--- flow/run.sh ---
#!/bin/bash
# the make line also repeats each setting of config.mk as NAME=value (left out here)
make -C /OpenROAD-flow-scripts/flow DESIGN_CONFIG=/design/flow/config.mk WORK_HOME=/design/flow/orfs CLKGATE_MAP_FILE= finish
--- flow/config.mk ---
export PLATFORM = sky130hd
export DESIGN_NAME = ALU_TOP
export DESIGN_NICKNAME = ALU_TOP
export VERILOG_FILES = /design/flow/design.v
export SDC_FILE = /design/flow/constraint.sdc
export NUM_CORES = 4
export LEC_CHECK = 0
export ABC_AREA = 1
export CAP_MARGIN = 20
export CELL_PAD_IN_SITES_GLOBAL_PLACEMENT = 0
export CORE_ASPECT_RATIO = 1.62
export CORE_MARGIN = 2
export CORE_UTILIZATION = 63
export CTS_CLUSTER_SIZE = 90
export GPL_ROUTABILITY_DRIVEN = 0
export MIN_ROUTING_LAYER = met1
export PLACE_DENSITY_LB_ADDON = 0.22
export SETUP_SLACK_MARGIN = 5.0
export SLEW_MARGIN = 20
export TNS_END_PERCENT = 45
--- flow/constraint.sdc ---
create_clock -name core_clock -period 120.0 [get_ports {CLK}]
set_input_delay 24.0000 -clock core_clock [delete_from_list [all_inputs] [get_ports {CLK}]]
set_output_delay 24.0000 -clock core_clock [all_outputs]
set_load 0.01 [all_outputs]
--- flow/design.v ---
module Decoder (
input  wire [1:0] IN ,
output reg  [3:0] OUT
);
always @(*)
  begin
  OUT = 4'b0000 ;
    case (IN)
     2'b00 : OUT = 4'b0001 ;
     2'b01 : OUT = 4'b0010 ;          
     2'b10 : OUT = 4'b0100 ;     
     2'b11 : OUT = 4'b1000 ;     
   endcase
 end 
 endmodule
module ARITHMETIC_UNIT 
#( parameter IN_DATA_WIDTH = 16,
             OUT_DATA_WIDTH = 16
)
(
input  wire [IN_DATA_WIDTH-1:0]   A   ,
input  wire [IN_DATA_WIDTH-1:0]   B   ,
input  wire [1:0]                 ALU_FUNC ,
input  wire                       CLK ,
input  wire                       Arith_enable ,
output reg                        Carry_OUT,
output reg [OUT_DATA_WIDTH-1:0]   Arith_OUT,
output reg                        Arith_Flag
);
reg [OUT_DATA_WIDTH-1:0]  Arith_OUT_comb  ;
reg                       Arith_Flag_comb ;
wire                      Carry_OUT_comb  ;
always @ (posedge CLK)
 begin 
   Arith_OUT <= Arith_OUT_comb ;
   Carry_OUT <= Carry_OUT_comb ;
   Arith_Flag <= Arith_Flag_comb ;
	end
always @ (*)
 begin 
    Arith_OUT_comb = 1'b0 ;
    Arith_Flag_comb = 1'b0 ;
	if(Arith_enable)
      case (ALU_FUNC)
      2'b00 : begin
              Arith_OUT_comb = A + B ;
              Arith_Flag_comb = 1'b1 ;              
		      end
      2'b01 : begin
              Arith_OUT_comb = A - B ;
              Arith_Flag_comb = 1'b1 ;           
		      end
      2'b10 : begin
              Arith_OUT_comb = A * B ;
              Arith_Flag_comb = 1'b1 ;           
		      end
      2'b11 : begin
              Arith_OUT_comb = (B == 0) ? {IN_DATA_WIDTH{1'b1}} : A / B ;   
              Arith_Flag_comb = 1'b1 ;           
		      end
      endcase
	else
	 begin
      Arith_OUT_comb = 'b0 ;
      Arith_Flag_comb = 1'b0 ;
     end
 end
assign Carry_OUT_comb = Arith_OUT_comb [IN_DATA_WIDTH] ;
 endmodule
module LOGIC_UNIT 
#( parameter IN_DATA_WIDTH = 16 ,
             OUT_DATA_WIDTH = 16
)
(
input  wire [IN_DATA_WIDTH-1:0]  A   ,
input  wire [IN_DATA_WIDTH-1:0]  B   ,
input  wire [1:0]                ALU_FUNC ,
input  wire                      CLK ,
input  wire                      Logic_enable ,
output reg [OUT_DATA_WIDTH-1:0]  Logic_OUT,
output reg                       Logic_Flag
);
reg [OUT_DATA_WIDTH-1:0]  Logic_OUT_comb  ;
reg                       Logic_Flag_comb ;
always @ (posedge CLK)
 begin 
   Logic_OUT  <= Logic_OUT_comb ;
   Logic_Flag <= Logic_Flag_comb ;
	end
always @ (*)
 begin 
    Logic_OUT_comb = 1'b0 ;
    Logic_Flag_comb = 1'b0 ;
	if(Logic_enable)
      case (ALU_FUNC)
      2'b00 : begin
              Logic_OUT_comb = A & B ;
              Logic_Flag_comb = 1'b1 ;              
		      end
      2'b01 : begin
              Logic_OUT_comb = A | B ;
              Logic_Flag_comb = 1'b1 ;           
		      end
      2'b10 : begin
              Logic_OUT_comb = ~(A & B) ;
              Logic_Flag_comb = 1'b1 ;           
		      end
      2'b11 : begin
              Logic_OUT_comb = ~(A | B) ;
              Logic_Flag_comb = 1'b1 ;           
		      end
      endcase
	else
	 begin
      Logic_OUT_comb = 1'b0 ;
      Logic_Flag_comb = 1'b0 ;
     end
 end
 endmodule
module SHIFT_UNIT 
#( parameter IN_DATA_WIDTH = 16 ,
             OUT_DATA_WIDTH = 16
)
(
input  wire [IN_DATA_WIDTH-1:0]  A   ,
input  wire [IN_DATA_WIDTH-1:0]  B   ,
input  wire [1:0]                ALU_FUNC ,
input  wire                      CLK ,
input  wire                      Shift_enable ,
output reg  [OUT_DATA_WIDTH-1:0] Shift_OUT,
output reg                       Shift_Flag
);
reg [OUT_DATA_WIDTH-1:0]  Shift_OUT_comb  ;
reg                       Shift_Flag_comb ;
always @ (posedge CLK)
 begin 
   Shift_OUT  <= Shift_OUT_comb ;
   Shift_Flag <= Shift_Flag_comb ;
	end
always @ (*)
 begin 
    Shift_OUT_comb = 1'b0 ;
    Shift_Flag_comb = 1'b0 ;
	if(Shift_enable)
      case (ALU_FUNC)
      2'b00 : begin
              Shift_OUT_comb = A >> 1  ;
              Shift_Flag_comb = 1'b1 ;              
		      end
      2'b01 : begin
              Shift_OUT_comb = A << 1 ;
              Shift_Flag_comb = 1'b1 ;           
		      end
      2'b10 : begin
              Shift_OUT_comb = B >> 1 ;
              Shift_Flag_comb = 1'b1 ;           
		      end
      2'b11 : begin
              Shift_OUT_comb = B << 1 ;
              Shift_Flag_comb = 1'b1 ;           
		      end
      endcase
	else
	 begin
      Shift_OUT_comb = 1'b0 ;
      Shift_Flag_comb = 1'b0 ;
     end
 end
 endmodule
module CMP_UNIT 
#( parameter IN_DATA_WIDTH  = 16,
             OUT_DATA_WIDTH = 16
)
(
input  wire [IN_DATA_WIDTH-1:0]   A   ,
input  wire [IN_DATA_WIDTH-1:0]   B   ,
input  wire [1:0]                 ALU_FUNC ,
input  wire                       CLK ,
input  wire                       CMP_enable ,
output reg  [OUT_DATA_WIDTH-1:0]  CMP_OUT ,
output reg                        CMP_Flag
);
reg [OUT_DATA_WIDTH-1:0]  CMP_OUT_comb  ;
reg                       CMP_Flag_comb ;
always @ (posedge CLK)
 begin 
   CMP_OUT  <= CMP_OUT_comb ;
   CMP_Flag <= CMP_Flag_comb ;
	end
always @ (*)
 begin 
    CMP_OUT_comb = 1'b0 ;
    CMP_Flag_comb = 1'b0 ;
	if(CMP_enable)
      case (ALU_FUNC)
      2'b00 : begin
              CMP_OUT_comb = 'b0  ;
              CMP_Flag_comb = 1'b1 ;              
		      end
      2'b01 : begin
              CMP_Flag_comb = 1'b1 ;  
              if (A==B)
                CMP_OUT_comb = 'b1;
              else
                CMP_OUT_comb = 'b0;			  
		      end
      2'b10 : begin
              CMP_Flag_comb = 1'b1 ;  
              if (A>B)
                CMP_OUT_comb = 'b10;
              else
                CMP_OUT_comb = 'b0;			  
		      end
      2'b11 : begin
              CMP_Flag_comb = 1'b1 ; 
              if (A<B)
                CMP_OUT_comb = 'b11;
              else
                CMP_OUT_comb = 'b0;			  
		      end
      endcase
	else
	 begin
      CMP_OUT_comb = 'b0 ;
      CMP_Flag_comb = 1'b0 ;
     end
 end
 endmodule
module ALU_TOP 
#( parameter OP_DATA_WIDTH = 16 ,
             Arith_OUT_WIDTH = OP_DATA_WIDTH + OP_DATA_WIDTH ,            
             Logic_OUT_WIDTH = OP_DATA_WIDTH ,
             Shift_OUT_WIDTH = OP_DATA_WIDTH ,
             CMP_OUT_WIDTH = 3 
)
(
input  wire [OP_DATA_WIDTH-1:0]    A   ,
input  wire [OP_DATA_WIDTH-1:0]    B   ,
input  wire [3:0]                  ALU_FUNC ,
input  wire                        CLK ,
output wire [Arith_OUT_WIDTH-1:0]  Arith_OUT,
output wire                        Carry_OUT,
output wire                        Arith_Flag,
output wire [Logic_OUT_WIDTH-1:0]  Logic_OUT,
output wire                        Logic_Flag,
output wire [Shift_OUT_WIDTH-1:0]  Shift_OUT,
output wire                        Shift_Flag,
output wire [CMP_OUT_WIDTH-1:0]    CMP_OUT,
output wire                        CMP_Flag
);
wire                  CMP_enable ;
wire                  Shift_enable ;
wire                  Logic_enable ;
wire                  Arith_enable ;
Decoder U0 (
.IN(ALU_FUNC[3:2]),
.OUT({Shift_enable,CMP_enable,Logic_enable,Arith_enable})
);
ARITHMETIC_UNIT # ( .IN_DATA_WIDTH(OP_DATA_WIDTH), .OUT_DATA_WIDTH(Arith_OUT_WIDTH)) U0_ARITHMETIC_UNIT (
.A(A),
.B(B),
.ALU_FUNC(ALU_FUNC[1:0]),
.CLK(CLK),
.Arith_enable(Arith_enable),
.Arith_OUT(Arith_OUT),
.Carry_OUT(Carry_OUT),
.Arith_Flag(Arith_Flag)
);
LOGIC_UNIT # ( .IN_DATA_WIDTH(OP_DATA_WIDTH), .OUT_DATA_WIDTH(Logic_OUT_WIDTH)) U0_LOGIC_UNIT (
.A(A),
.B(B),
.ALU_FUNC(ALU_FUNC[1:0]),
.CLK(CLK),
.Logic_enable(Logic_enable),
.Logic_OUT(Logic_OUT),
.Logic_Flag(Logic_Flag)
);
SHIFT_UNIT # ( .IN_DATA_WIDTH(OP_DATA_WIDTH), .OUT_DATA_WIDTH(Shift_OUT_WIDTH)) U0_SHIFT_UNIT (
.A(A),
.B(B),
.ALU_FUNC(ALU_FUNC[1:0]),
.CLK(CLK),
.Shift_enable(Shift_enable),
.Shift_OUT(Shift_OUT),
.Shift_Flag(Shift_Flag)
);
CMP_UNIT # ( .IN_DATA_WIDTH(OP_DATA_WIDTH), .OUT_DATA_WIDTH(CMP_OUT_WIDTH)) U0_CMP_UNIT (
.A(A),
.B(B),
.ALU_FUNC(ALU_FUNC[1:0]),
.CLK(CLK),
.CMP_enable(CMP_enable),
.CMP_OUT(CMP_OUT),
.CMP_Flag(CMP_Flag)
);
endmodule
==> results of run 1 <==
layer usage:
layer	routed length [um]	vias to the layer above	part of all wire (%)
met5	13	-	0.011
li1	-	18415	-
met2	55100	1673	48
met3	9310	734	8.1
met4	10900	2	9.4
met1	40000	17144	35
final cells by class:
cell class / count / area share [%]
multi-input combinational: 4366 / 76.7
inverter: 1094 / 10.7
timing repair buffer: 263 / 5.80
sequential: 70 / 3.57
tap: 734 / 2.34
clock buffer: 9 / 0.574
clock inverter: 7 / 0.159
timing repair inverter: 9 / 0.128
antenna: 3 / 0.0191
metrics by stage:
| step | util (%) | setup WS, ns | std cells | cell area [um2] |
|---|---|---|---|---|
| 2_1_floorplan | - | 12.12 | 5693 | 35900 |
| 5_1_grt | 69.5 | 4.04 | 6552 | 39200 |
| 3_3_place_gp | 66.5 | 4.31 | 6418 | 37500 |
| 6_report | 69.6 | 13.08 | 6555 | 39200 |
| 3_5_place_dp | 66.5 | 1.06 | 6418 | 37500 |
| 4_1_cts | 67.2 | 5.05 | 6440 | 37900 |
what timing repair did:
item / CTS / global route
pin swaps: 4 / 25
gates cloned: 4 / 20
buffers inserted: 2 / 90
setup endpoints to repair: 2 / 4
hold buffers: 0 / 0
gates resized: 12 / 149
==> run notes, run 1 <==
Notes on the flow outputs.

- The critical-path maximum fanout reads 29.
- The number of port buffers is 107.
- The met3 track utilization from global routing is 9.05%.
- The category of the most critical setup path is in -> reg.
- The critical path endpoint category reads a flop.
- Per the detail_route report, DRC violations left total 0.
- Yosys stat counts 5677 cells in the synthesized netlist.
- In this run the horizontal extent of the chip is 191 um.
- The adder-cell area share of the yosys netlist reads 30.0%.
- The post-synthesis share of cell area spent on xor and xnor gates is 7.57%.
- The CTS tree is done.
- The number of pins with negative max-slew slack in the final report reads 0.
- Ranked by instance count, the synthesized netlist is headed by nand2_1, inv_1, ha_1.
- The height of the chip reads 308 um.
- In this design, the critical path's most frequently occurring cell is nand2_1.
- The timing report shows that the slowest cell on the worst path is clkdlybuf4s50_1.
- The fraction of post-synthesis cell area in the top cell type by area reads 19.0%.
- Before placement the cells fill 63.6% of the core.
- In the synthesized netlist the dominant register cell turns out to be dfxtp_1.
- The register area is 1400 um2.
- STA puts the critical path data required time at 120.27 ns.
- The clock slew seen by the registers of the worst setup and hold paths reads 0.07 ns.
- The depth of the CTS H-tree reads 3.
- The pin count of the biggest net entering global routing reads 36.
- The routed via count is 37968.
- The synthesized netlist occupies a cell area of 35900 um2.
- The end of the worst hold path reads U0_CMP_UNIT.CMP_Flag.
- The worst path arrival time reads 107.19 ns.
- The most instantiated library cell after synthesis is nand2_1.
- The timing report notes that buffer and inverter cells on the critical path total 147.
- The number of buffers added by the clock tree synthesis step reads 9.
- The report gives the cell count of the worst hold path as 2.
- In the final routed layout, each cell accounts on average for 17.6 um.
- The fraction of registers with async set or reset after synthesis reads 0%.
- The worst hold margin reads 24.31 ns.
- For reference, the critical path is launched at B[8].
- The maximum cell stage delay along the critical path reads 0.47 ns.
- The worst slew margin relative to its limit is 14.1%.
- At the pin with the least slew margin, the transition time is 1.28 ns.
- The final global-route overflow total is 0.
- Max-cap violations in this run came to 0.
- The global router's overall resource usage reads 38.5%.
- The row count reads 111.
- Among the non-sequential cells, adder cells take the most area.
- The time the final worst path needs with I/O delays and setup reads 106.92 ns.
- The run finished with no timing, DRC or antenna violations.
- The proportion of synthesized chip area in sequential cells reads 3.91%.
- The count of nets left with antenna violations once routing finished came out at 0.
- The simple-gate share of the synthesized area reads 28.2%.
- The multi-input combinational cell area reads 30100 um2.
- The synthesis area per yosys is 35900 um2.
- The count of flip-flops with a built-in enable after synthesis is 0.
- The class of the tightest hold or removal check reads in -> reg.
- The placed wire-length estimate is 85.7 mm.
- The number of global-route vias before repair reads 36432.
- The standard cell core area reads 56400 um2.
- For this run, the final setup violation count is recorded as 0.
- The initial detailed-routing violation count reads 2775.
- The floorplan report gives the top-level pin count as 109.
- The synthesis-to-finish area growth reads 9.37%.
- The routing layer with the top usage in global route is met2.
- The fraction of the mapped netlist area in compound gates is 16.4%.
- Per the synthesis report, the dominant area consumer among library cells is ha_1.
- In this run the mean area of a mapped cell was 6.32 um2.
- The largest delay contributor family on the critical path reads AND-OR/OR-AND gates.
- The warning count from the yosys run reads 5.
- The area fraction in mux cells reads 0.0279%.
- The met2 global-route usage is 66.9%.
- The average via count per standard cell reads 5.79.
- In this run the worst setup path terminates at U0_ARITHMETIC_UNIT.Arith_OUT[0].
- CTS placed an instance of clkbuf_16 at the clock tree root.
- The initial antenna violation count came to 3.
- The tally of filler cells in the layout is 5043.
- Yosys mapped the design onto 69 distinct sky130hd cell types.
- The number of clock sinks seen by CTS reads 70.
- Setup repair after global routing left no endpoint under its margin.
- The critical path depth in cells reads 639.
- STA classifies the critical path startpoint as an input pin.
- The warning total across the stage logs reads 63.
- The number of nets at the end of the flow is 6592.
- The startpoint of the most critical hold path is ALU_FUNC[2].
- By area the synthesized netlist is led by ha_1, nand2_1, fa_1.
- The met1 track demand over resource in global routing reads 39.4%.
- The global-route wire length before repair is 180 mm.
- The number of cells produced by synthesis reads 5677.
- Yosys reported a register bit count of 70.
- The number of optimization iterations in the first detailed-route pass is 6.
- The setup total negative slack is 0 ns.
- The routed wire length reads 115 mm.
- The buffer levels on the longest clock path reads 2.
- Based on the critical path, the design can be clocked at up to 9.35 MHz.
- The final-report hold violation count is 0.
- The post-route clock period utilization is 89.1%.
- The area of the die reads 58900 um2.
==> run 2: changes to the inputs <==
CAP_MARGIN = 5   (was 20)
CELL_PAD_IN_SITES_GLOBAL_PLACEMENT = default   (was 0)
CORE_ASPECT_RATIO = default   (was 1.62)
CORE_UTILIZATION = 72   (was 63)
CTS_CLUSTER_DIAMETER = 355   (was default)
CTS_CLUSTER_SIZE = 36   (was 90)
GPL_ROUTABILITY_DRIVEN = default   (was 0)
HOLD_SLACK_MARGIN = 0.29   (was default)
MIN_ROUTING_LAYER = default   (was met1)
PLACE_DENSITY_LB_ADDON = 0.2   (was 0.22)
SETUP_SLACK_MARGIN = default   (was 5.0)
TNS_END_PERCENT = default   (was 45)
clock period = 74.3 ns   (was 120.0 ns; I/O delays follow)
==> run 2 against run 1 <==
The flow now stops in detailed placement. Area after synthesis is the same. Synthesized cell count is the same. Die area shrank 12%.
==> run notes, run 2 <==
Reports from this run.

- The die outline width reads 227 um (+19%).
- The fraction of post-synthesis cell area in the top cell type by area is 19.0% (unchanged).
- The number of cells produced by synthesis is 5677 (unchanged).
- The standard cell core area is 49100 um2 (-13%).
- The first error in the log reads "[ERROR DPL-0033] detailed placement checks failed during check placement".
- The warning count from the yosys run reads 5 (unchanged).
- The fraction of the mapped netlist area in compound gates was 16.4% (unchanged).
- The post-synthesis cell count from yosys came to 5677 (unchanged).
- The netlist area before placement reads 35900 um2 (unchanged).
- The adder-cell area share of the yosys netlist came to 30.0% (unchanged).
- The run stopped with a tool error.
- For reference, the top cells by count after synthesis are nand2_1, inv_1, ha_1.
- The post-synthesis share of cell area spent on xor and xnor gates reads 7.57% (unchanged).
- The core utilization at floorplan was 73.1% (+9.5 points).
- The number of port buffers came to 107 (unchanged).
- The fraction of registers with async set or reset after synthesis was 0% (unchanged).
- The proportion of synthesized chip area in sequential cells was 3.91% (unchanged).
- The dominant non-sequential cell family after synthesis is adder cells.
- The count of flip-flops with a built-in enable after synthesis came to 0 (unchanged).
- For reference, the top cells by area after synthesis are ha_1, nand2_1, fa_1.
- The most common flop cell mapped by yosys is dfxtp_1.
- The synthesis area per yosys reads 35900 um2 (unchanged).
- The area fraction in mux cells reads 0.0279% (unchanged).
- The number of flip-flops and latches in the synthesized netlist came to 70 (unchanged).
- The height of the chip is 227 um (-26%).
- The number of I/O pins came to 109 (unchanged).
- The simple-gate share of the synthesized area was 28.2% (unchanged).
- The synthesized area per cell is 6.32 um2 (unchanged).
- The most instantiated library cell after synthesis reads nand2_1.
- The final RePlAce weighted congestion is 1.06.
- The area of the die is 51600 um2 (-12%).
- The row count is 81 (-27%).
- The last stage the flow got to is detailed placement.
- The count of unique library cells instantiated by Yosys reads 69 (unchanged).
- The biggest area consumer among synthesized cells is ha_1.
[run 2: through the flow]
| stage | instance area [um2] | worst slack, ns |
|---|---|---|
| after floorplan | 37200 | -15.18 |
| after global placement | 48200 | -9.68 |
==> run 3: changes to the inputs <==
CAP_MARGIN = 40   (was 5)
CELL_PAD_IN_SITES_GLOBAL_PLACEMENT = 2   (was default)
CORE_UTILIZATION = 40   (was 72)
CTS_CLUSTER_DIAMETER = 159   (was 355)
CTS_CLUSTER_SIZE = default   (was 36)
GPL_TIMING_DRIVEN = 0   (was default)
HOLD_SLACK_MARGIN = 0.2   (was 0.29)
MAX_ROUTING_LAYER = met4   (was default)
PLACE_DENSITY_LB_ADDON = default   (was 0.2)
clock period = 78.0 ns   (was 74.3 ns; I/O delays follow)
==> run 3 against run 2 <==
The layout now fails its checks (negative setup slack). Synthesized cell count stayed put. Die area is 78% higher. Area after synthesis stayed put.
==> run notes, run 3 <==
Notes on the flow outputs.

- The run finished, with violations left.
- The run did not pass the layout checks because of negative setup slack.
- The final global-route overflow total is 0.
- The post-route utilization of the core is recorded as 63.5%.
- The worst setup path is launched from an input pin.
- The fraction of registers with async set or reset after synthesis is 0% (unchanged).
- On the critical path the data arrives at 91.94 ns.
- The initial antenna violation count reads 6.
- Looking at the cell usage after synthesis, the top flip-flop cell is dfxtp_1.
- The number of flip-flops and latches in the synthesized netlist reads 70 (unchanged).
- The fraction of the mapped netlist area in compound gates is 16.4% (unchanged).
- In this run the worst path has a maximum fanout of 7.
- The final-report setup violation count reads 5.
- In the synthesized netlist, the dominant kind of combinational cell is adder cells.
- The multi-input combinational cell area is 33900 um2.
- The capture point of the worst path is U0_ARITHMETIC_UNIT.Arith_OUT[0].
- The die outline width came to 303 um (+34%).
- The core utilization at floorplan came to 40.5% (-33 points).
- The count of unique library cells instantiated by Yosys came to 69 (unchanged).
- The transition time at the pin with the least slew margin is 0.922 ns.
- The number of hold-repair buffers added at the cts stage reads 0.
- The maximum cell stage delay along the critical path reads 0.40 ns.
- The placed wire-length estimate reads 102 mm.
- The number of global-route vias before repair is 42907.
- Counting along the longest clock path gives a buffer depth of 2.
- The post-route clock period utilization reads 118%.
- The fraction of post-synthesis cell area in the top cell type by area reads 19.0% (unchanged).
- The cell area reported after detailed placement reads 40000 um2.
- The global-route wire length before repair reads 233 mm.
- The number of optimization iterations in the first detailed-route pass is 6.
- The fmax is 10.9 MHz.
- Per the post-route antenna check, the number of violating nets is 0.
- Per the slew report, the remaining headroom to the max-slew limit stands at 38.5%.
- The root buffer cell reads clkbuf_16.
- The setup total negative slack is -41.73 ns.
- TritonCTS built the clock tree.
- The simple-gate share of the synthesized area reads 28.2% (unchanged).
- Entering global routing, the biggest net connects 26 pins.
- The startpoint of the most critical hold path is A[2].
- The class of the tightest hold or removal check reads in -> reg.
- The tally of filler cells in the layout reads 7933.
- The data required time of the worst path reads 78.23 ns.
- The category of the most critical setup path is in -> reg.
- Registers take 1400 um2.
- The global router's overall resource usage reads 33.2%.
- The critical path depth in cells is 650.
- The post-synthesis cell count from yosys is 5677 (unchanged).
- The final design instance area without fill reads 56300 um2.
- The adder-cell area share of the yosys netlist is 30.0% (unchanged).
- By area the synthesized netlist is led by ha_1, nand2_1, fa_1.
- The routed via count reads 43670.
- The row count reads 109 (+35%).
- The count of flip-flops with a built-in enable after synthesis came to 0 (unchanged).
- The slowest stage of the critical path is the ha_1 cell.
- Setup repair after global routing could not meet its margin everywhere.
- The end of the worst hold path reads U0_SHIFT_UNIT.Shift_OUT[1].
- The number of clock sinks seen by CTS is 70.
- The largest delay contributor family on the critical path is buffers and inverters.
- The cell that appears most often on the critical path is buf_4.
- The worst hold path was traced through 3 stages.
- The final RePlAce weighted congestion is 0.953 (-10%).
- From synthesis to final layout, the design area changed by 56.9%.
- The number of port buffers is 107 (unchanged).
- The number of nets at the end of the flow reads 8154.
- The most instantiated library cell after synthesis reads nand2_1.
- Summed over all instances, the cell type with the most area after synthesis is ha_1.
- The netlist area before placement is 35900 um2 (unchanged).
- The clock slew seen by the registers of the worst setup and hold paths is 0.06 ns.
- The number of cells produced by synthesis is 5677 (unchanged).
- The post-route DRC violation count is 0.
- The launch point of the worst path is B[3].
- The number of I/O pins is 109 (unchanged).
- The number of pins with negative max-slew slack in the final report reads 0.
- The critical path endpoint category reads a flop.
- The detailed-route wire length per cell is 18.2 um.
- Detailed-route iteration 0 reported a violation count of 2800.
- The max-cap violation count is 0.
- The average via count per standard cell is 5.11.
- Once routing completed, OpenROAD measured the worst setup slack at -13.70 ns.
- The area of the die was 92100 um2 (+78%).
- The area fraction in mux cells is 0.0279% (unchanged).
- The post-synthesis share of cell area spent on xor and xnor gates came to 7.57% (unchanged).
- The critical path contains buffers and inverters numbering 283 combined.
- The warning count from the yosys run is 5 (unchanged).
- The time the final worst path needs with I/O delays and setup is 91.70 ns.
- By count the netlist is led by nand2_1, inv_1, ha_1.
- The number of buffers added by the clock tree synthesis step reads 9.
- The warning total across the stage logs is 66.
- For this block, the routed nets add up to 155 mm of wire.
- The standard cell core area is 88600 um2 (+81%).
- The final-report hold violation count is 0.
- The H-tree generated during clock tree synthesis spans 3 levels.
- The synthesized area per cell is 6.32 um2 (unchanged).
- The synthesis area per yosys is 35900 um2 (unchanged).
- The proportion of synthesized chip area in sequential cells reads 3.91% (unchanged).
- The height of the chip is 303 um (+34%).
## run 3: metrics by stage
step	setup slack, ns	hold WS [ns]	cells
6_report	-13.70	15.80	8550
5_1_grt	-17.88	15.81	8549
4_1_cts	-12.20	15.80	8316
3_3_place_gp	-26.85	16.34	6965
2_1_floorplan	-12.22	15.68	5693
3_5_place_dp	-26.89	16.33	6982
## run 3: cell type report
class	instances	area share (%)
Multi-Input combinational cell	4352	60.3
Timing Repair Buffer	1685	23.5
Inverter	1094	7.74
Buffer	162	2.76
Tap cell	1165	2.59
Sequential cell	70	2.49
Clock buffer	9	0.400
Clock inverter	7	0.187
Antenna cell	5	0.0222
Timing Repair inverter	1	0.0156
## run 3: layer usage
metal	wire (um)	share of wire, %	GRT usage [%]
met1	65600	42	40.8
met2	74700	48	56.0
met3	8810	5.7	4.40
met4	6200	4.0	10.9
met5	0	0	-
## run 3: timing repair
| item | CTS | global route |
|---|---|---|
| endpoints found under the hold margin | 0 | 0 |
| pin swaps | 459 | 520 |
| buffers inserted | 1310 | 260 |
| resized | 676 | 476 |
| gates cloned | 12 | 0 |
| endpoints found under the setup margin | 7 | 7 |
==> run 4: changes to the inputs <==
CAP_MARGIN = 5   (was 40)
CELL_PAD_IN_SITES_DETAIL_PLACEMENT = 0   (was default)
CELL_PAD_IN_SITES_GLOBAL_PLACEMENT = default   (was 2)
CORE_UTILIZATION = 15   (was 40)
CTS_CLUSTER_DIAMETER = default   (was 159)
GPL_ROUTABILITY_DRIVEN = 0   (was default)
GPL_TIMING_DRIVEN = default   (was 0)
HOLD_SLACK_MARGIN = default   (was 0.2)
MIN_ROUTING_LAYER = met1   (was default)
SETUP_SLACK_MARGIN = -2.0   (was default)
clock period = 119.0 ns   (was 78.0 ns; I/O delays follow)
==> run 4 against run 3 <==
Now clean on timing, DRC and antenna. Area after synthesis unchanged. Core utilization decreased by 46 points. Routed wire length decreased by 23%. Synthesized cell count unchanged. Worst setup slack improved by 22 ns. Largest cell class unchanged.
==> run notes, run 4 <==
Notes on the flow outputs.

- The fraction of the mapped netlist area in compound gates came to 16.4% (unchanged).
- The number of cells produced by synthesis is 5677 (unchanged).
- The cell area reported after detailed placement is 40500 um2 (+1.3%).
- The height of the chip is 493 um (+62%).
- The initial antenna violation count is 9 (+3).
- The standard cell core area is 238000 um2 (+170%).
- The clock slew seen by the registers of the worst setup and hold paths was 0.08 ns (+0.02 ns).
- The capture point of the critical path was reported as U0_ARITHMETIC_UNIT.Arith_OUT[0].
- The smallest clock period supported by the final layout is computed as 110.26 ns.
- The number of cells on the worst hold path came to 3 (unchanged).
- The number of clock sinks seen by CTS came to 70 (unchanged).
- The element type at the critical path start is an input pin.
- The initial detailed-routing violation count was 2245 (-20%).
- The most common flop cell mapped by yosys is dfxtp_1.
- The root buffer cell reads clkbuf_16.
- The critical path endpoint category reads a flop.
- The worst path arrival time is 110.52 ns (+18.58 ns).
- The post-synthesis cell count from yosys is 5677 (unchanged).
- The routed via count was 34982 (-20%).
- The startpoint of the most critical hold path reads ALU_FUNC[3].
- The synthesis-to-finish area growth is 15.6%.
- The end of the worst hold path is U0_CMP_UNIT.CMP_Flag.
- The post-route DRC violation count reads 0 (unchanged).
- The final design utilization reads 17.4% (-46 points).
- The final global-route overflow total reads 0 (unchanged).
- The routed wire length came to 119 mm (-23%).
- The final worst-path setup slack is 8.74 ns (+22.44 ns).
- The count of unique library cells instantiated by Yosys is 69 (unchanged).
- The area of the die is 243000 um2 (+160%).
- The core utilization at floorplan was 15.1% (-25 points).
- The fraction of post-synthesis cell area in the top cell type by area reads 19.0% (unchanged).
- The global-route wire length before repair reads 184 mm (-21%).
- The fraction of registers with async set or reset after synthesis is 0% (unchanged).
- The post-synthesis share of cell area spent on xor and xnor gates reads 7.57% (unchanged).
- The warning total across the stage logs is 61 (-7.6%).
- The data required time of the worst path is 119.26 ns (+41.03 ns).
- The most numerous cell on the critical path reads nand2_1.
- The main area contributors are ha_1, nand2_1, fa_1.
- The critical-path maximum fanout reads 36 (+29).
- The setup total negative slack is 0 ns (+41.73 ns).
- The most instantiated library cell after synthesis reads nand2_1.
- The pin count of the biggest net entering global routing is 37 (+42%).
- The area fraction in mux cells is 0.0279% (unchanged).
- The final-report hold violation count is 0 (unchanged).
- The flow ran to the end and the layout has no timing, DRC or antenna violations.
- The die outline width came to 493 um (+62%).
- The CTS tree is done.
- The simple-gate share of the synthesized area is 28.2% (unchanged).
- The number of pins with negative max-slew slack in the final report reads 0 (unchanged).
- The netlist area before placement reads 35900 um2 (unchanged).
- The global router's overall resource usage is 9.73% (-23 points).
- The number of nets at the end of the flow came to 6522 (-20%).
- The placement-stage worst setup slack is 0.182 ns (+27.07 ns).
- The buffer levels on the longest clock path came to 2 (unchanged).
- The row count is 179 (+64%).
- The category of the most critical setup path reads in -> reg.
- The count of flip-flops with a built-in enable after synthesis is 0 (unchanged).
- The number of global-route vias before repair reads 32402 (-24%).
- By count the netlist is led by nand2_1, inv_1, ha_1.
- The number of flip-flops and latches in the synthesized netlist reads 70 (unchanged).
- The critical path depth in cells is 633 (-2.6%).
- The post-route clock period utilization was 92.7% (-25 points).
- The proportion of synthesized chip area in sequential cells reads 3.91% (unchanged).
- The final design instance area without fill reads 41400 um2 (-26%).
- The transition time at the pin with the least slew margin is 1.22 ns (+0.296 ns).
- The maximum cell stage delay along the critical path is 0.42 ns (+0.02 ns).
- The average via count per standard cell is 3.92 (-23%).
- The number of port buffers is 107 (unchanged).
- The biggest area consumer among synthesized cells reads ha_1.
- The warning count from the yosys run is 5 (unchanged).
- The synthesized area per cell is 6.32 um2 (unchanged).
- The post-detailed-route count of antenna-violating nets was 0 (unchanged).
- The placed wire-length estimate came to 94.1 mm (-8.0%).
- The largest delay contributor family on the critical path reads AND-OR/OR-AND gates.
- The number of I/O pins is 109 (unchanged).
- The synthesis area per yosys is 35900 um2 (unchanged).
- The final-report setup violation count was 0 (-5).
- The path class of the tightest hold or removal check is in -> reg.
- After synthesis, the largest family of logic cells by area is adder cells.
- The total buffers and inverters traversed by the critical path is 143 (-49%).
- The depth of the CTS H-tree was 3 (unchanged).
- Per the timing report, the achievable frequency comes out to 9.07 MHz.
- The detailed-route wire length per cell is 13.4 um (-27%).
- The max-cap violation count reads 0 (unchanged).
- The worst slew margin relative to its limit reads 18.8% (-20 points).
- The number of optimization iterations in the first detailed-route pass was 22 (+16).
- The adder-cell area share of the yosys netlist reads 30.0% (unchanged).
- The critical path's slowest stage uses the library cell buf_6.
- The number of buffers added by the clock tree synthesis step reads 9 (unchanged).
- The number of hold-repair buffers added at the cts stage is 0 (unchanged).
- The launch point of the worst path reads B[1].
==> run 4: metrics by stage <==
step           hold slack [ns]  cells
5_1_grt                  24.13   8920
3_5_place_dp             24.54   8849
6_report                 24.15   8923
2_1_floorplan            23.88   5693
4_1_cts                  24.13   8865
3_3_place_gp             24.53   8849
==> run 4: layout make-up <==
| cell class | instances | area [um2] |
|---|---|---|
| fill | 27390 | 196000 |
| timing repair inverter | 6 | 32.5 |
| multi-input combinational | 4361 | 29800 |
| clock buffer | 9 | 225 |
| timing repair buffer | 201 | 1780 |
| tap | 3167 | 3960 |
| clock inverter | 7 | 86.3 |
| sequential | 70 | 1400 |
| antenna | 8 | 20.0 |
| inverter | 1094 | 4170 |
==> run 4: metal layers <==
layer,vias to the layer above,share of wire [%],track usage [%]
met5,-,0,-
met4,0,3.7,3.31
met3,154,4.9,0.929
met2,843,46,15.8
met1,15721,46,12.6
li1,18264,-,-
==> run 4: repair_timing <==
action                     CTS  global route
setup endpoints to repair    0             3
setup buffers                0            35
gates resized                0            64
hold endpoints to repair     0             0
==> run 5: changes to the inputs <==
ABC_AREA = default   (was 1)
CAP_MARGIN = 20   (was 5)
CELL_PAD_IN_SITES_DETAIL_PLACEMENT = default   (was 0)
CORE_ASPECT_RATIO = 1.98   (was default)
CORE_UTILIZATION = 24   (was 15)
CTS_CLUSTER_SIZE = 14   (was default)
GPL_ROUTABILITY_DRIVEN = default   (was 0)
MAX_ROUTING_LAYER = default   (was met4)
MIN_ROUTING_LAYER = default   (was met1)
SETUP_SLACK_MARGIN = 2.27   (was -2.0)
clock period = 105.0 ns   (was 119.0 ns; I/O delays follow)
==> run 5 against run 4 <==
Still clean on timing, DRC and antenna. Final cell count decreased by 24%. Global-route usage increased by 8.4 points. Routed wire length increased by 16%. Synthesized cell count decreased by 20%. Die area decreased by 41%. Critical path depth decreased by 219. Core utilization increased by 13 points. Hold slack got worse by 3.1 ns.
==> run notes, run 5 <==
Notes on the flow outputs.

- The end of the worst hold path is U0_CMP_UNIT.CMP_OUT[1].
- The post-synthesis share of cell area spent on xor and xnor gates reads 6.01% (-1.6 points).
- The worst path arrival time reads 100.64 ns (-9.88 ns).
- The number of flip-flops and latches in the synthesized netlist reads 70 (unchanged).
- The placed wire-length estimate reads 109 mm (+16%).
- The max-cap violation count is 0 (unchanged).
- The dominant non-sequential cell family after synthesis is adder cells.
- The row count is 194 (+8.4%).
- The worst setup path is of the in -> reg kind.
- The detailed-route wire length per cell reads 20.5 um (+53%).
- The number of global-route vias before repair reads 36653 (+13%).
- The number of cells produced by synthesis reads 4529 (-20%).
- The die outline width reads 271 um (-45%).
- The count of flip-flops with a built-in enable after synthesis is 0 (unchanged).
- The standard cell core area was 141000 um2 (-41%).
- The area fraction in mux cells is 4.67% (+4.6 points).
- The maximum cell stage delay along the critical path came to 0.60 ns (+0.18 ns).
- The tree is rooted in a clkbuf_16.
- For this run the top cell type by instance count after synthesis was ha_1.
- The fraction of post-synthesis cell area in the top cell type by area reads 20.1% (+1.1 points).
- Sorting the synthesized cells by area gives the leading types as ha_1, fa_1, nor2_1.
- The placement summary gives the final routability congestion estimate as 0.975.
- The fraction of the mapped netlist area in compound gates was 25.0% (+8.6 points).
- The number of port buffers is 107 (unchanged).
- OpenSTA lists the critical path endpoint as U0_ARITHMETIC_UNIT.Arith_OUT[0].
- By instance count, the cell type seen most on the critical path is o21a_1.
- The netlist area before placement reads 33900 um2 (-5.4%).
- The commonest cells after synthesis are ha_1, nor2_1, nand2_1.
- The number of pins with negative max-slew slack in the final report reads 0 (unchanged).
- The number of non-filler instances in the completed layout reads 6764 (-24%).
- TritonCTS built the clock tree.
- The count of unique library cells instantiated by Yosys reads 129 (+87%).
- The initial antenna violation count is 5 (-4).
- Counting I/O delays and the setup requirement, the final critical path takes 100.35 ns.
- The area of the die is 145000 um2 (-41%).
- The routed via count is 36444 (+4.2%).
- The simple-gate share of the synthesized area reads 22.4% (-5.8 points).
- The post-synthesis cell count from yosys is 4529 (-20%).
- The global router's overall resource usage is 18.1% (+8.4 points).
- The total buffers and inverters traversed by the critical path is 26 (-82%).
- The synthesis-to-finish area growth is 24.6%.
- The synthesized area per cell reads 7.49 um2 (+19%).
- The warning count from the yosys run is 5 (unchanged).
- The data required time of the worst path is 105.29 ns (-13.97 ns).
- The routed wire length reads 138 mm (+16%).
- The startpoint of the most critical hold path is ALU_FUNC[1].
- The number of clock sinks seen by CTS is 70 (unchanged).
- The critical path starts at B[9].
- Setup repair after global routing could not meet its margin everywhere.
- The initial detailed-routing violation count came to 2202 (-1.9%).
- The depth of the CTS H-tree is 3 (unchanged).
- The largest total area in the synthesized netlist belongs to ha_1.
- The critical-path maximum fanout is 8 (-78%).
- The warning total across the stage logs reads 62 (+1.6%).
- The clock slew seen by the registers of the worst setup and hold paths reads 0.09 ns (about the same).
- The average via count per standard cell reads 5.39 (+37%).
- The number of cells on the worst hold path came to 3 (unchanged).
- The flow ran to the end and the layout has no timing, DRC or antenna violations.
- The critical path endpoint category is a flop.
- Based on the critical path, the design can be clocked at up to 9.97 MHz.
- The post-detailed-route count of antenna-violating nets reads 0 (unchanged).
- The height of the chip reads 533 um (+8.1%).
- The number of buffers added by the clock tree synthesis step is 9 (unchanged).
- The synthesis area per yosys is 33900 um2 (-5.4%).
- The fraction of registers with async set or reset after synthesis is 0% (unchanged).
- The critical path depth in cells reads 414 (-35%).
- The core utilization at floorplan reads 24.1% (+9.0 points).
- The final global-route overflow total came to 0 (unchanged).
- The number of I/O pins was 109 (unchanged).
- The proportion of synthesized chip area in sequential cells came to 4.13% (+0.22 points).
- The tally of filler cells in the layout came to 15093 (-45%).
- The largest delay contributor family on the critical path is AND-OR/OR-AND gates.
- The global-route wire length before repair reads 204 mm (+11%).
- The transition time at the pin with the least slew margin is 1.15 ns (-0.0656 ns).
- The cell total after placement is 6597 (-25%).
- The worst slew margin relative to its limit reads 21.2% (+2.4 points).
- The final-report hold violation count came to 0 (unchanged).
- The worst hold path belongs to the class in -> reg.
- The number of optimization iterations in the first detailed-route pass reads 5 (-77%).
- The pin count of the biggest net entering global routing reads 51 (+38%).
- The final-report setup violation count reads 0 (unchanged).
- The most common flop cell mapped by yosys reads dfxtp_1.
- The number of hold-repair buffers added at the cts stage reads 0 (unchanged).
- The post-route DRC violation count came to 0 (unchanged).
- The buffer levels on the longest clock path is 2 (unchanged).
- The number of nets at the end of the flow is 5675 (-13%).
- The element type at the critical path start is an input pin.
- The post-route clock period utilization reads 95.6% (+2.9 points).
- The cell with the biggest individual delay on the critical path reads clkdlybuf4s50_1.
- The adder-cell area share of the yosys netlist was 31.7% (+1.8 points).
run 5: layout make-up:
cell class,count,area [um2],share of cell area (%)
Clock inverter,6,70.1,0.166
Timing Repair Buffer,498,4180,9.88
Timing Repair inverter,1,5.00,0.0118
Tap cell,1862,2330,5.51
Sequential cell,70,1400,3.32
Clock buffer,10,229,0.542
Inverter,359,1360,3.21
Multi-Input combinational cell,3957,32700,77.4
Antenna cell,1,2.50,0.00592
run 5: repair_timing:
item                                    4_1_cts  5_1_grt
gates resized                                49      322
endpoints found under the setup margin        2        2
gates cloned                                  1        5
pin swaps                                    20      170
setup buffers                                21      123
run 5: metrics by stage:
stage          setup slack (ns)  setup TNS, ns  utilization, %  hold WS (ns)  cell area (um2)
5_1_grt                   0.849              0            30.0         21.08            42200
6_report                   4.65              0            30.0         21.04            42300
3_5_place_dp             -0.922         -0.922            27.6         21.43            38900
2_1_floorplan              2.27              0               -         21.09            34500
3_3_place_gp             0.0786              0            27.6         21.43            38900
4_1_cts                    2.31              0            28.1         21.03            39600
run 5: layer usage:
metal	vias up	track usage [%]	wire, um
met4	6	13.7	12400
met3	587	2.39	6970
met2	1355	34.2	71300
met5	-	0	34
li1	16960	-	-
met1	17536	17.8	47700
==> run 6: changes to the inputs <==
ABC_AREA = 1   (was default)
CAP_MARGIN = 30   (was 20)
CORE_ASPECT_RATIO = default   (was 1.98)
CORE_UTILIZATION = 40   (was 24)
CTS_CLUSTER_DIAMETER = 159   (was default)
CTS_CLUSTER_SIZE = default   (was 14)
GPL_TIMING_DRIVEN = 0   (was default)
HOLD_SLACK_MARGIN = 0.2   (was default)
MAX_ROUTING_LAYER = met4   (was default)
SETUP_SLACK_MARGIN = default   (was 2.27)
==> run 6 against run 5 <==
Still clean on timing, DRC and antenna. First-iteration DRC count grew 6.6%. Routed wire length shrank 15%. Worst setup slack gained 1.4 ns. Non-clock buffer count grew 68. Critical path type unchanged. Highest routed layer is now met4.
==> run notes, run 6 <==
Notes on the flow outputs.

- The maximum cell stage delay along the critical path came to 0.35 ns (-0.25 ns).
- The final design utilization is 49.2% (+19 points).
- The placed wire-length estimate came to 93.9 mm (-14%).
- The post-route clock period utilization is 94.3% (-1.3 points).
- The number of optimization iterations in the first detailed-route pass is 6 (+1).
- The count of unique library cells instantiated by Yosys is 69 (-47%).
- The synthesis area per yosys came to 35900 um2 (+5.7%).
- The fraction of registers with async set or reset after synthesis reads 0% (unchanged).
- The critical path depth in cells came to 672 (+62%).
- The number of flip-flops and latches in the synthesized netlist was 70 (unchanged).
- The cell area reported after detailed placement came to 38700 um2 (-0.49%).
- The global router's overall resource usage is 25.6% (+7.5 points).
- The final-report hold violation count is 0 (unchanged).
- The area of the die reads 92100 um2 (-36%).
- The number of nets at the end of the flow reads 6874 (+21%).
- The depth of the CTS H-tree is 3 (unchanged).
- The post-route DRC violation count is 0 (unchanged).
- The dominant non-sequential cell family after synthesis is adder cells.
- The main area contributors are ha_1, nand2_1, fa_1.
- The setup total negative slack reads 0 ns (unchanged).
- The total buffers and inverters traversed by the critical path is 178 (+580%).
- The final design instance area without fill was 43600 um2 (+3.3%).
- The tree is rooted in a clkbuf_16.
- The number of port buffers was 107 (unchanged).
- The final global-route overflow total is 0 (unchanged).
- The area fraction in mux cells came to 0.0279% (-4.6 points).
- The standard cell core area is 88600 um2 (-37%).
- The launch point of the worst path reads B[2].
- The final-report setup violation count is 0 (unchanged).
- The initial detailed-routing violation count is 2348 (+6.6%).
- The netlist area before placement is 35900 um2 (+5.7%).
- The CTS tree reads done.
- The simple-gate share of the synthesized area was 28.2% (+5.8 points).
- The average via count per standard cell is 5.14 (-4.6%).
- The most numerous cell type found on the critical path is nand2_1.
- The number of cells on the worst hold path was 5 (+2).
- The number of global-route vias before repair came to 34637 (-5.5%).
- The adder-cell area share of the yosys netlist was 30.0% (-1.8 points).
- The post-synthesis cell count from yosys was 5677 (+25%).
- The number of buffers added by the clock tree synthesis step is 9 (unchanged).
- The largest delay contributor family on the critical path is AND-OR/OR-AND gates.
- Per the run report, area growth between synthesis and finish was 21.7%.
- The most used flip-flop cell after synthesis is dfxtp_1.
- The fmax is 10.1 MHz (+1.4%).
- The commonest cells after synthesis are nand2_1, inv_1, ha_1.
- The detailed-route wire length per cell came to 16.2 um (-21%).
- The flow ran to the end and the layout has no timing, DRC or antenna violations.
- The worst setup path is launched from an input pin.
- The height of the chip came to 303 um (-43%).
- The fraction of post-synthesis cell area in the top cell type by area came to 19.0% (-1.1 points).
- The initial antenna violation count reads 3 (-2).
- The die outline width is 303 um (+12%).
- The global-route wire length before repair reads 183 mm (-11%).
- The number of clock sinks seen by CTS is 70 (unchanged).
- The routed via count reads 37349 (+2.5%).
- The critical-path maximum fanout is 14 (+6).
- The time the final worst path needs with I/O delays and setup reads 98.99 ns (-1.36 ns).
- The post-detailed-route count of antenna-violating nets reads 0 (unchanged).
- The synthesis stats list as the most numerous cell nand2_1.
- The number of I/O pins came to 109 (unchanged).
- The class of the tightest hold or removal check is in -> reg.
- The warning count from the yosys run is 5 (unchanged).
- The number of hold-repair buffers added at the cts stage was 0 (unchanged).
- The routed wire length came to 118 mm (-15%).
- The fraction of the mapped netlist area in compound gates is 16.4% (-8.6 points).
- The transition time at the pin with the least slew margin reads 0.997 ns (-0.155 ns).
- The max-cap violation count is 0 (unchanged).
- The cell with the biggest individual delay on the critical path is a221oi_2.
- The tally of filler cells in the layout was 9111 (-40%).
- The data required time of the worst path reads 105.26 ns (-0.03 ns).
- The final RePlAce weighted congestion is 0.947 (-2.9%).
- The startpoint of the most critical hold path reads A[0].
- The worst slew margin relative to its limit came to 33.5% (+12 points).
- The number of cells produced by synthesis is 5677 (+25%).
- For reference, the most critical setup path is categorized as in -> reg.
- The biggest area consumer among synthesized cells is ha_1.
- The core utilization at floorplan came to 40.5% (+16 points).
- The clock slew seen by the registers of the worst setup and hold paths is 0.06 ns (-0.03 ns).
- The warning total across the stage logs came to 61 (-1.6%).
- The synthesized area per cell is 6.32 um2 (-16%).
- The buffer levels on the longest clock path is 2 (unchanged).
- The end of the worst hold path reads U0_LOGIC_UNIT.Logic_OUT[0].
- The number of pins with negative max-slew slack in the final report is 0 (unchanged).
- The proportion of synthesized chip area in sequential cells is 3.91% (-0.22 points).
- The pin count of the biggest net entering global routing was 33 (-35%).
- The worst path arrival time is 99.25 ns (-1.39 ns).
- The critical path endpoint category is a flop.
- For reference, the critical path is captured by U0_ARITHMETIC_UNIT.Arith_OUT[0].
- The count of flip-flops with a built-in enable after synthesis is 0 (unchanged).
- The row count is 109 (-44%).
- The post-synthesis share of cell area spent on xor and xnor gates came to 7.57% (+1.6 points).
[run 6: cell type report]
cell class / instances / area (um2) / share of cell area [%]
repair buffers: 397 / 3470 / 7.95
flip-flops and latches: 70 / 1400 / 3.21
plain buffers: 169 / 1350 / 3.09
repair inverters: 1 / 11.3 / 0.0258
inverters: 1094 / 4260 / 9.76
diodes: 2 / 5.00 / 0.0115
well taps: 1165 / 1460 / 3.34
multi-input cells: 4353 / 31400 / 72.0
clock buffers: 9 / 225 / 0.516
clock inverters: 7 / 61.3 / 0.140
[run 6: metal layers]
layer | up-vias | GRT usage, % | routed length (um)
met5 | - | - | 0
met4 | 0 | 6.69 | 3070
met3 | 132 | 3.58 | 7340
met2 | 852 | 41.0 | 53400
met1 | 17402 | 33.9 | 53900
li1 | 18963 | - | -
[run 6: through the flow]
step | hold slack (ns) | worst slack, ns | instances
detailed placement | 21.71 | -19.30 | 6977
global route | 21.28 | -1.05 | 7267
finish | 21.24 | 6.01 | 7267
global placement | 21.73 | -18.75 | 6965
CTS | 21.29 | 0.000547 | 7076
floorplan | 21.08 | 0.118 | 5693
[run 6: timing repair]
item                                    4_1_cts  5_1_grt
gates resized                               329      412
endpoints found under the setup margin        5        3
cloned                                        0        5
setup buffers                                83      191
pin swaps                                    78      215
==> run 7: changes to the inputs <==
ABC_AREA = default   (was 1)
CAP_MARGIN = 20   (was 30)
CTS_CLUSTER_DIAMETER = default   (was 159)
GPL_TIMING_DRIVEN = default   (was 0)
HOLD_SLACK_MARGIN = default   (was 0.2)
MAX_ROUTING_LAYER = default   (was met4)
SETUP_SLACK_MARGIN = 5.0   (was default)
clock period = 102.0 ns   (was 105.0 ns; I/O delays follow)
==> run 7 against run 6 <==
Routed wire length up 4.5%. Count of clock-buffer cells in the layout unchanged. Critical path depth down 258. Via count down 5.9%. Flip-flop count unchanged. Final area down 4.5%. First-iteration DRC count up 8.3%. Area after synthesis down 5.4%. Core utilization up 0.49 points.
==> run notes, run 7 <==
Notes on the flow outputs.

- The worst hold margin is 20.54 ns (-0.708 ns).
- The area fraction in mux cells reads 4.67% (+4.6 points).
- The count of flip-flops with a built-in enable after synthesis reads 0 (unchanged).
- The number of nets at the end of the flow reads 5693 (-17%).
- The pin count of the biggest net entering global routing reads 57 (+73%).
- The fraction of the mapped netlist area in compound gates reads 25.0% (+8.6 points).
- The row count is 106 (-2.8%).
- The number of cells on the worst hold path came to 3 (-2).
- The post-route DRC violation count is 0 (unchanged).
- Routed signal wires occupy layers up through met5.
- The multi-input combinational cell area reads 33000 um2 (+5.0%).
- The die outline width reads 295 um (-2.7%).
- The area of the die is 87100 um2 (-5.4%).
- The number of non-filler instances in the completed layout reads 6054 (-17%).
- The met3 layer wire length in the routed design is 8.54 mm (+16%).
- The run finished with no timing, DRC or antenna violations.
- In the hold report, the worst path ends at U0_ARITHMETIC_UNIT.Arith_OUT[14].
- The critical path depth in cells came to 414 (-38%).
- The fraction of registers with async set or reset after synthesis is 0% (unchanged).
- The critical-path maximum fanout reads 15 (+1).
- The launch point of the worst path is B[13].
- The post-detailed-route count of antenna-violating nets was 0 (unchanged).
- The final-report setup violation count is 0 (unchanged).
- Of the combinational cells, the family taking the most area is adder cells.
- The startpoint of the most critical hold path is ALU_FUNC[1].
- The fraction of post-synthesis cell area in the top cell type by area reads 20.1% (+1.1 points).
- The post-synthesis share of cell area spent on xor and xnor gates reads 6.01% (-1.6 points).
- The number of optimization iterations in the first detailed-route pass came to 5 (-1).
- The clock slew seen by the registers of the worst setup and hold paths reads 0.07 ns (about the same).
- The final global-route overflow total is 0 (unchanged).
- Timing would allow up to 10.2 MHz.
- The final-report hold violation count is 0 (unchanged).
- The number of clock sinks seen by CTS reads 70 (unchanged).
- The routed via count is 35135 (-5.9%).
- The warning count from the yosys run reads 5 (unchanged).
- The number of port buffers is 107 (unchanged).
- The cell with the biggest individual delay on the critical path reads or4_4.
- The worst path arrival time was 98.32 ns (-0.93 ns).
- The data required time of the worst path came to 102.25 ns (-3.01 ns).
- The initial detailed-routing violation count is 2544 (+8.3%).
- The netlist area before placement is 33900 um2 (-5.4%).
- The synthesis area per yosys reads 33900 um2 (-5.4%).
- The tree is rooted in a clkbuf_16.
- The number of global-route vias before repair is 33471 (-3.4%).
- The capture point of the critical path was reported as U0_ARITHMETIC_UNIT.Arith_OUT[0].
- The tally of filler cells in the layout is 8195 (-10%).
- The warning total across the stage logs reads 64 (+4.9%).
- The number of cells produced by synthesis was 4529 (-20%).
- The category of the most critical setup path is in -> reg.
- The count of unique library cells instantiated by Yosys reads 129 (+87%).
- The number of I/O pins is 109 (unchanged).
- The height of the chip is 295 um (-2.7%).
- The CTS tree is done.
- The number of buffers added by the clock tree synthesis step reads 9 (unchanged).
- The time the final worst path needs with I/O delays and setup reads 98.07 ns.
- Setup repair after global routing could not meet its margin everywhere.
- The synthesis-to-finish area growth reads 22.9%.
- The element type at the critical path start is an input pin.
- The maximum cell stage delay along the critical path is 0.57 ns (+0.22 ns).
- The number of flip-flops and latches in the synthesized netlist reads 70 (unchanged).
- In this design, the largest share of critical-path delay is due to AND-OR/OR-AND gates.
- Post-synth the commonest register cell is dfxtp_1.
- The critical path endpoint category is a flop.
- The proportion of synthesized chip area in sequential cells came to 4.13% (+0.22 points).
- The standard cell core area reads 83800 um2 (-5.4%).
- The detailed-route wire length per cell was 20.3 um (+25%).
- The max-cap violation count is 0 (unchanged).
- The placed wire-length estimate is 93.2 mm (-0.71%).
- For reference, the top cells by count after synthesis are ha_1, nor2_1, nand2_1.
- The synthesized area per cell reads 7.49 um2 (+19%).
- The number of pins with negative max-slew slack in the final report is 0 (unchanged).
- After synthesis, the cell types taking the most area are ha_1, fa_1, nor2_1.
- The most numerous cell on the critical path is o21a_1.
- The average via count per standard cell reads 5.80 (+13%).
- The post-synthesis cell count from yosys is 4529 (-20%).
- The global-route wire length before repair came to 190 mm (+3.8%).
- The biggest area consumer among synthesized cells is ha_1.
- The total buffers and inverters traversed by the critical path is 22 (-88%).
- The global router's overall resource usage came to 27.4% (+1.8 points).
- The buffer levels on the longest clock path came to 2 (unchanged).
- The depth of the CTS H-tree reads 3 (unchanged).
- The post-route clock period utilization is 96.1% (+1.9 points).
- The core utilization at floorplan is 40.5% (about the same).
- Yosys instantiated no cell more often than ha_1.
- The class of the tightest hold or removal check is in -> reg.
- The register area came to 1400 um2 (unchanged).
- The initial antenna violation count is 2 (-1).
- The adder-cell area share of the yosys netlist was 31.7% (+1.8 points).
- The routed length on met2 is 54.7 mm (+2.5%).
- The worst slew margin relative to its limit reads 27.4% (-6.2 points).
- The routed wire length is 123 mm (+4.5%).
- The transition time at the pin with the least slew margin came to 1.08 ns (+0.0854 ns).
- The cell total after placement reads 5808 (-17%).
- The final RePlAce weighted congestion is 0.932 (-1.5%).
- The length of routed wiring on met1 came to 56.9 mm (+5.5%).
- The simple-gate share of the synthesized area reads 22.4% (-5.8 points).
run 7: metal layers:
| layer | up-vias | global-route usage [%] |
|---|---|---|
| met5 | - | 0 |
| met4 | 2 | 6.34 |
| met3 | 176 | 3.60 |
| met2 | 1163 | 44.5 |
| met1 | 16760 | 38.4 |
| li1 | 17034 | - |
run 7: final cells by class:
| cell class | count | area share [%] |
|---|---|---|
| inverter | 359 | 3.27 |
| multi-input combinational | 3959 | 79.1 |
| antenna | 1 | 0.00600 |
| sequential | 70 | 3.36 |
| timing repair buffer | 515 | 10.1 |
| clock buffer | 9 | 0.540 |
| clock inverter | 7 | 0.183 |
| tap | 1134 | 3.40 |
run 7: per-stage QoR:
step           setup WS, ns  area (um2)  TNS (ns)  util (%)
2_1_floorplan          2.64       35100         0         -
3_3_place_gp         -0.403       38000    -0.403      45.3
3_5_place_dp          -2.05       38000     -2.05      45.3
4_1_cts                3.60       39800         0      47.5
5_1_grt              -0.341       41700    -0.341      49.7
6_report               3.93       41700         0      49.7
run 7: timing repair:
| action | in CTS | in global routing |
|---|---|---|
| hold buffers | 0 | 0 |
| setup buffers | 108 | 116 |
| setup endpoints to repair | 2 | 3 |
| gates cloned | 3 | 2 |
| pin swaps | 85 | 178 |
| resized | 159 | 195 |
